==> flow/design.v (excerpt) <==
module top(
  input  logic         clk,
  input  logic         rst_n,
  input  logic [31:0]  a, b, c, d, e,  
  output logic [63:0]  y  
);
For scale: roughly 13000 cells after synthesis.
Settings: LEC_CHECK=0, CAP_MARGIN=30, CELL_PAD_IN_SITES_DETAIL_PLACEMENT=1, CORE_ASPECT_RATIO=1.12, CORE_MARGIN=2, CORE_UTILIZATION=45, CTS_CLUSTER_DIAMETER=141, GPL_ROUTABILITY_DRIVEN=1, MIN_ROUTING_LAYER=met2, PLACE_DENSITY_LB_ADDON=0.25, SLEW_MARGIN=15; clock period 9.93 ns.
run.sh (not shown) runs the stock make flow with config.mk's settings and CLKGATE_MAP_FILE=.
Next try:
==> flow/config.mk (replaced) <==
export PLATFORM = sky130hd
export DESIGN_NAME = top
export DESIGN_NICKNAME = top
export VERILOG_FILES = /design/flow/design.v
export SDC_FILE = /design/flow/constraint.sdc
export NUM_CORES = 4
export LEC_CHECK = 0
export CAP_MARGIN = 20
export CORE_MARGIN = 2
export CORE_UTILIZATION = 45
export SLEW_MARGIN = 20
==> flow/constraint.sdc (replaced) <==
create_clock -name core_clock -period 11.0 [get_ports {clk}]
set_input_delay 2.2000 -clock core_clock [delete_from_list [all_inputs] [get_ports {clk}]]
set_output_delay 2.2000 -clock core_clock [all_outputs]
set_load 0.01 [all_outputs]
Outcome: The changed run ran to the end with no violations. Cell area fell by 2.6%. Clock skew decreases by 0.015 ns. Sequential share of layout area came out higher by 0.22 points. Worst hold slack gets better by 0.0041 ns. Core utilization fell by 1.4 points. Setup slack gets better by 0.67 ns. Register-to-register slack improves by 1.2 ns. Non-clock buffer count fell by 243. Routed wire length goes down by 17%.
Next try:
--- a/flow/config.mk
+++ b/flow/config.mk
@@ -9,3 +9,3 @@
 export CORE_MARGIN = 2
-export CORE_UTILIZATION = 45
+export CORE_UTILIZATION = 37
 export SLEW_MARGIN = 20
==> flow/constraint.sdc (replaced) <==
create_clock -name core_clock -period 10.2 [get_ports {clk}]
set_input_delay 2.0400 -clock core_clock [delete_from_list [all_inputs] [get_ports {clk}]]
set_output_delay 2.0400 -clock core_clock [all_outputs]
set_load 0.01 [all_outputs]
After rerunning: The changed run finished clean. Final cell count went up by 5.2%. Non-clock buffer count went up by 99. Sequential share of layout area went down by 0.17 points. Worst setup slack gets worse by 0.33 ns. Core utilization went down by 7.6 points. Wire length went up by 3.6%. Final area went up by 2.1%.
Next try:
--- a/flow/config.mk
+++ b/flow/config.mk
@@ -9,3 +9,3 @@
 export CORE_MARGIN = 2
-export CORE_UTILIZATION = 37
+export CORE_UTILIZATION = 20
 export SLEW_MARGIN = 20
==> flow/constraint.sdc (replaced) <==
create_clock -name core_clock -period 16.2 [get_ports {clk}]
set_input_delay 3.2400 -clock core_clock [delete_from_list [all_inputs] [get_ports {clk}]]
set_output_delay 3.2400 -clock core_clock [all_outputs]
set_load 0.01 [all_outputs]
The new run completed with no timing, DRC or antenna violations.
Clock-buffer cell count stays the same.
Setup slack gains 4.2 ns.
Utilization drops by 19 points.
Sequential share of layout area is about the same.

---

Starting RTL as in the previous note.
make LEC_CHECK=0 CAP_MARGIN=20 CORE_MARGIN=2 CORE_UTILIZATION=45 SLEW_MARGIN=20 finish   # period 10.2 ns
Edit:
CORE_ASPECT_RATIO = 0.5   (was unset)
CTS_CLUSTER_SIZE = 10   (was unset)
clock period = 11.0 ns   (was 10.2 ns; I/O delays follow)
The changed run passed the timing, design-rule and antenna checks. Non-clock buffer count went down by 36. Final area drops slightly.
Edit:
CAP_MARGIN = 15   (was 20)
CORE_ASPECT_RATIO = unset   (was 0.5)
CORE_UTILIZATION = 72   (was 45)
CTS_CLUSTER_SIZE = unset   (was 10)
clock period = 7.68 ns   (was 11.0 ns; I/O delays follow)
The changed run stopped in 5_1_grt (ODB-0269); die size went down by about 37%; synthesized cell count is unchanged; area after synthesis does not change.
Edit:
CAP_MARGIN = 20   (was 15)
CTS_CLUSTER_DIAMETER = 332   (was unset)
CTS_CLUSTER_SIZE = 98   (was unset)
clock period = 6.3 ns   (was 7.68 ns; I/O delays follow)
What happened: The changed run died in 5_1_grt, error GRT-0232; synthesized area does not change; die area stays the same; synthesized cell count does not change.

---

## job 101
The RTL this note starts from:
==> flow/design.v <==
module top(
  input  logic         clk,
  input  logic         rst_n,
  input  logic [31:0]  a, b, c, d, e,  
  output logic [63:0]  y  
);
logic [63:0] mul1_reg, mul2_reg;    
logic [63:0] mul3_reg;             
logic [63:0] sum1_reg;             
logic [63:0] sum2_reg;             
logic [63:0] final_result_reg;    
always_ff @(posedge clk or negedge rst_n) begin
  if (!rst_n) begin
    mul1_reg <= '0;
    mul2_reg <= '0;
  end else begin
    mul1_reg <= a * b;    
    mul2_reg <= c * d;    
  end
end
always_ff @(posedge clk or negedge rst_n) begin
  if (!rst_n) begin
    mul3_reg <= '0;
  end else begin
    mul3_reg <= mul1_reg[31:0] * e;  
  end
end
always_ff @(posedge clk or negedge rst_n) begin
  if (!rst_n) begin
    sum1_reg <= '0;
  end else begin
    sum1_reg <= mul1_reg + mul2_reg;
  end
end
always_ff @(posedge clk or negedge rst_n) begin
  if (!rst_n) begin
    sum2_reg <= '0;
  end else begin
    sum2_reg <= sum1_reg + mul3_reg;
  end
end
always_ff @(posedge clk or negedge rst_n) begin
  if (!rst_n) begin
    final_result_reg <= '0;
  end else begin
    if (|a)  
      final_result_reg <= sum2_reg + sum1_reg;
    else
      final_result_reg <= sum2_reg - mul2_reg;
  end
end
(* IOB="TRUE" *)
always_ff @(posedge clk or negedge rst_n) begin
  if (!rst_n) begin
    y <= '0;
  end else begin
    y <= final_result_reg;
  end
end
endmodule
clock: 6.3 ns
lec_check: 0
abc_area: 1
cap_margin: 20
core_margin: 2
core_utilization: 72
cts_cluster_diameter: 332
cts_cluster_size: 98
setup_slack_margin: 1.85
slew_margin: 20
tns_end_percent: 5
Job 101: aborted in global routing (tool error)
Here is what was changed in the inputs of job 102 compared with job 101.
- TNS_END_PERCENT: 5 -> 10
- PLACE_DENSITY: unset -> 0.41
- SETUP_SLACK_MARGIN: 1.85 -> 1.3
Results
- Job 102 got as far as clock tree synthesis, where a tool error ended the run.
- ~same proportion of synthesized flip-flops having asynchronous set or reset in job 102 and job 101
- Job 102 vs. job 101: number of flops mapped to enable cells by yosys did not really move, routability congestion estimate from global placement went down, xor and xnor area share after synthesis did not really move, number of distinct standard cells referenced by the synthesized netlist did not really move, mean cell area of the mapped netlist did not really move.
- Job 101 -> job 102: simple-gate share of the synthesized area delta 0, exact match
- Job 102 improves on job 101 in setup slack at placement.
- Taking job 101 as the reference, in job 102 HPWL reported at the end of detailed placement went down by 3.2%; count of placed standard cells including taps comparable.
[inputs] job 103 vs job 102
- PLACE_DENSITY_LB_ADDON: unset -> 0.24
- SETUP_SLACK_MARGIN: 1.3 -> unset
- CTS_CLUSTER_SIZE: 98 -> unset
- CTS_CLUSTER_DIAMETER: 332 -> unset
- PLACE_DENSITY: 0.41 -> unset
- TNS_END_PERCENT: 10 -> unset
- ABC_AREA: 1 -> unset
- the clock period (ns, I/O delays scaled along): 6.3 -> 8.68
==> results <==
Every stage of job 103 finished as expected; the final checks, on the other hand, flagged negative setup slack, which means the layout fails.
Summary of job 103 over job 102: width of the die decreased by about 4% relative to the old numbers, multiplexer fraction of the synthesized cell area shows an increase of 0.56 points, net count of the mapped netlist lower.
Input-level comparison between job 104 and job 103:
- CTS_CLUSTER_DIAMETER now 400, previously not set
- PLACE_DENSITY_LB_ADDON no longer set, was 0.24
- PLACE_DENSITY now 0.41, previously not set
- CTS_CLUSTER_SIZE now 97, previously not set
- SETUP_SLACK_MARGIN now 1.27, previously not set
- the clock period (ns, I/O delays scaled along) now 5.69, was 8.68
Findings:
Status(job 104) = ERROR, stage = global routing. Area reported by Yosys stat came out exactly the same in job 104 and job 103. Reported for job 104 and job 103, cell area after synthesis turned out identical to the last digit. As far as area fraction in compound gates after synthesis goes, job 104 and job 103 are indistinguishable; the numbers are identical. On synthesized cell count, job 104 and job 103 are neck and neck. On proportion of synthesized flip-flops having asynchronous set or reset, job 104 and job 103 are neck and neck. Re count of library flops with an enable pin: no difference whatsoever between job 104 and job 103. Looking at job 104 and job 103, the multiplexer fraction of the synthesized cell area is a wash. [job 104] instance count after placement with tap cells included rose 3.2% relative to job 103. The number of gates given a new drive strength after cts reported for job 104 is greater than that of job 103 by 650%.

---

RTL: the design.v shown in full above, as it stands there.
export LEC_CHECK = 0
export ABC_AREA = 0
export CAP_MARGIN = 20
export CORE_MARGIN = 7
export CORE_UTILIZATION = 66
export CTS_CLUSTER_DIAMETER = 218
export SLEW_MARGIN = 15
export TNS_END_PERCENT = 30
create_clock -name core_clock -period 14.4 [get_ports {clk}]
The baseline ran to the end with no violations.
Then changed:
Settings changed: ABC_AREA 0 to not set, CORE_MARGIN 7 to 2, CORE_UTILIZATION 66 to 58, CTS_CLUSTER_DIAMETER 218 to not set, SETUP_SLACK_MARGIN set to 2.07, SLEW_MARGIN 15 to 20, TNS_END_PERCENT 30 to not set.
Clock period 14.4 ns to 8.09 ns, I/O delays scaled along.
=> Now the flow produced a layout that fails on negative setup slack; via count increases by 6.6%; clock skew increases by 0.0084 ns; routed wire length increases by 12%; synthesized cell count does not change; worst setup slack degrades by 3.1 ns.
Then changed:
Settings changed: CORE_UTILIZATION 58 to 40, MAX_ROUTING_LAYER set to met4, PLACE_DENSITY set to 0.47, SETUP_SLACK_MARGIN 2.07 to not set, SLEW_MARGIN 20 to 40.
Clock period 8.09 ns to 11.0 ns, I/O delays scaled along.
=> This time the run finished clean. Global-route usage shrinks by 12 points. Cell area shrinks by 12%. Clock skew grows by 0.010 ns. Via count shrinks by 10%. Hold slack hardly moves. Synthesized area stays the same. Routed wire length shrinks by 7.4%.
Then changed:
Settings changed: ABC_AREA set to 1, CORE_ASPECT_RATIO set to 1.29, CORE_UTILIZATION 40 to 56, CTS_CLUSTER_DIAMETER set to 62, GPL_ROUTABILITY_DRIVEN set to 0, HOLD_SLACK_MARGIN set to 0.17.
What happened:
- non-clock buffer count drops by 117
- synthesized cell count climbs by about 37%
- wire length climbs by about 18%
- final cell count climbs by 23%
- sequential cell count is unchanged
- cell area climbs by about 6.5%
Then changed:
Settings changed: CORE_ASPECT_RATIO 1.29 to 0.59, CTS_CLUSTER_DIAMETER 62 to 123, GPL_TIMING_DRIVEN set to 0, HOLD_SLACK_MARGIN 0.17 to -0.05, TNS_END_PERCENT set to 60.
Clock period 11.0 ns to 14.9 ns, I/O delays scaled along.
Effect:
- The changed run finished with timing, DRC and antenna clean
- worst setup slack gets better by 2.6 ns
- global-route usage came out higher by 10 points
- wire length came out higher by 29%
- register-to-register slack gets better by 3.6 ns
- synthesized area is unchanged
- non-clock buffer count came out higher by 351
- final area came out higher by 0.50%
- die size hardly moves
- hold slack gets better by 0.0086 ns
Then changed:
Settings changed: ABC_AREA 1 to not set, CORE_ASPECT_RATIO 0.59 to not set, CORE_UTILIZATION 56 to 66, CTS_CLUSTER_DIAMETER 123 to not set, GPL_ROUTABILITY_DRIVEN 0 to not set, GPL_TIMING_DRIVEN 0 to not set, HOLD_SLACK_MARGIN -0.05 to not set, MAX_ROUTING_LAYER met4 to not set, PLACE_DENSITY 0.47 to not set, SLEW_MARGIN 40 to 20, TNS_END_PERCENT 60 to not set.
Clock period 14.9 ns to 8.88 ns, I/O delays scaled along.
Effect: The changed run completed with no timing, DRC or antenna violations. Global-route usage came out lower by 10 points. Routed wire length came out lower by 37%. Via count came out lower by 20%. Cell area came out lower by 1.9%. Worst setup slack loses 3.9 ns.

---

== sierra ==
Starts from the design.v that is shown in full above.
Settings: LEC_CHECK=0, ABC_AREA=1, CAP_MARGIN=20, CORE_MARGIN=2, CORE_UTILIZATION=72, CTS_CLUSTER_DIAMETER=218, PLACE_DENSITY_LB_ADDON=0.19, SLEW_MARGIN=15, TNS_END_PERCENT=30; clock period 8.16 ns.
Modified inputs, harbor compared to sierra
==> flow/config.mk <==
export PLATFORM = sky130hd
export DESIGN_NAME = top
export DESIGN_NICKNAME = top
export VERILOG_FILES = /design/flow/design.v
export SDC_FILE = /design/flow/constraint.sdc
export NUM_CORES = 4
export LEC_CHECK = 0
export CAP_MARGIN = 20
export CORE_MARGIN = 2
export CORE_UTILIZATION = 39
export SLEW_MARGIN = 20
==> flow/constraint.sdc <==
create_clock -name core_clock -period 16.2 [get_ports {clk}]
set_input_delay 3.2400 -clock core_clock [delete_from_list [all_inputs] [get_ports {clk}]]
set_output_delay 3.2400 -clock core_clock [all_outputs]
set_load 0.01 [all_outputs]
## What came out
- Route | harbor vs sierra | wire shorter in harbor
- When harbor is measured against sierra, its critical path depth turns out 3.6% lower.
- Per the comparison of harbor with sierra, buffering stage count on the worst path with inverters included down 1, post-synthesis instance total down 4885, number of iterations in the first detailed-routing pass down 3.

---

RTL: the design.v shown in full above, as it stands there.
make LEC_CHECK=0 ABC_AREA=1 CAP_MARGIN=20 CORE_MARGIN=2 CORE_UTILIZATION=72 CTS_CLUSTER_DIAMETER=332 CTS_CLUSTER_SIZE=98 PLACE_DENSITY=0.41 SETUP_SLACK_MARGIN=1.86 SLEW_MARGIN=20 TNS_END_PERCENT=10 finish   # period 6.3 ns
The baseline stopped in clock tree synthesis with DPL-0033.
Rerun with:
==> flow/config.mk (replaced) <==
export PLATFORM = sky130hd
export DESIGN_NAME = top
export DESIGN_NICKNAME = top
export VERILOG_FILES = /design/flow/design.v
export SDC_FILE = /design/flow/constraint.sdc
export NUM_CORES = 4
export LEC_CHECK = 0
export CAP_MARGIN = 20
export CORE_MARGIN = 2
export CORE_UTILIZATION = 72
export PLACE_DENSITY_LB_ADDON = 0.01
export SLEW_MARGIN = 20
==> flow/constraint.sdc (replaced) <==
create_clock -name core_clock -period 8.52 [get_ports {clk}]
set_input_delay 1.7040 -clock core_clock [delete_from_list [all_inputs] [get_ports {clk}]]
set_output_delay 1.7040 -clock core_clock [all_outputs]
set_load 0.01 [all_outputs]
After rerunning: Now the flow finished but failed the layout checks on setup timing; synthesized area drops by a little under a tenth; die size drops by a little under a tenth; synthesized cell count drops by a quarter to a third.

---

// top: RTL as listed in full above, without the edits since
Settings: LEC_CHECK=0, ABC_AREA=1, CAP_MARGIN=30, CELL_PAD_IN_SITES_DETAIL_PLACEMENT=1, CORE_MARGIN=5, CORE_UTILIZATION=46, CTS_CLUSTER_DIAMETER=218, GPL_TIMING_DRIVEN=0, HOLD_SLACK_MARGIN=-0.02, MAX_ROUTING_LAYER=met4, MIN_ROUTING_LAYER=met2, PLACE_DENSITY_LB_ADDON=0.19, SETUP_SLACK_MARGIN=1.31, SLEW_MARGIN=15, TNS_END_PERCENT=100; clock period 14.6 ns.
The starting point did not get past global routing (GRT-0116).
Rerun with:
ABC_AREA = not set   (was 1)
CELL_PAD_IN_SITES_GLOBAL_PLACEMENT = 1   (was not set)
CORE_ASPECT_RATIO = 1.12   (was not set)
CORE_MARGIN = 2   (was 5)
CORE_UTILIZATION = 58   (was 46)
CTS_CLUSTER_DIAMETER = 141   (was 218)
GPL_ROUTABILITY_DRIVEN = 1   (was not set)
HOLD_SLACK_MARGIN = not set   (was -0.02)
MAX_ROUTING_LAYER = not set   (was met4)
PLACE_DENSITY_LB_ADDON = 0.25   (was 0.19)
SETUP_SLACK_MARGIN = not set   (was 1.31)
TNS_END_PERCENT = not set   (was 100)
clock period = 9.93 ns   (was 14.6 ns; I/O delays follow)
=> The new run aborted during global routing on GRT-0116; synthesized cell count shrinks by 27%; die area is lower by about 30%; synthesized area drops by about 8%.
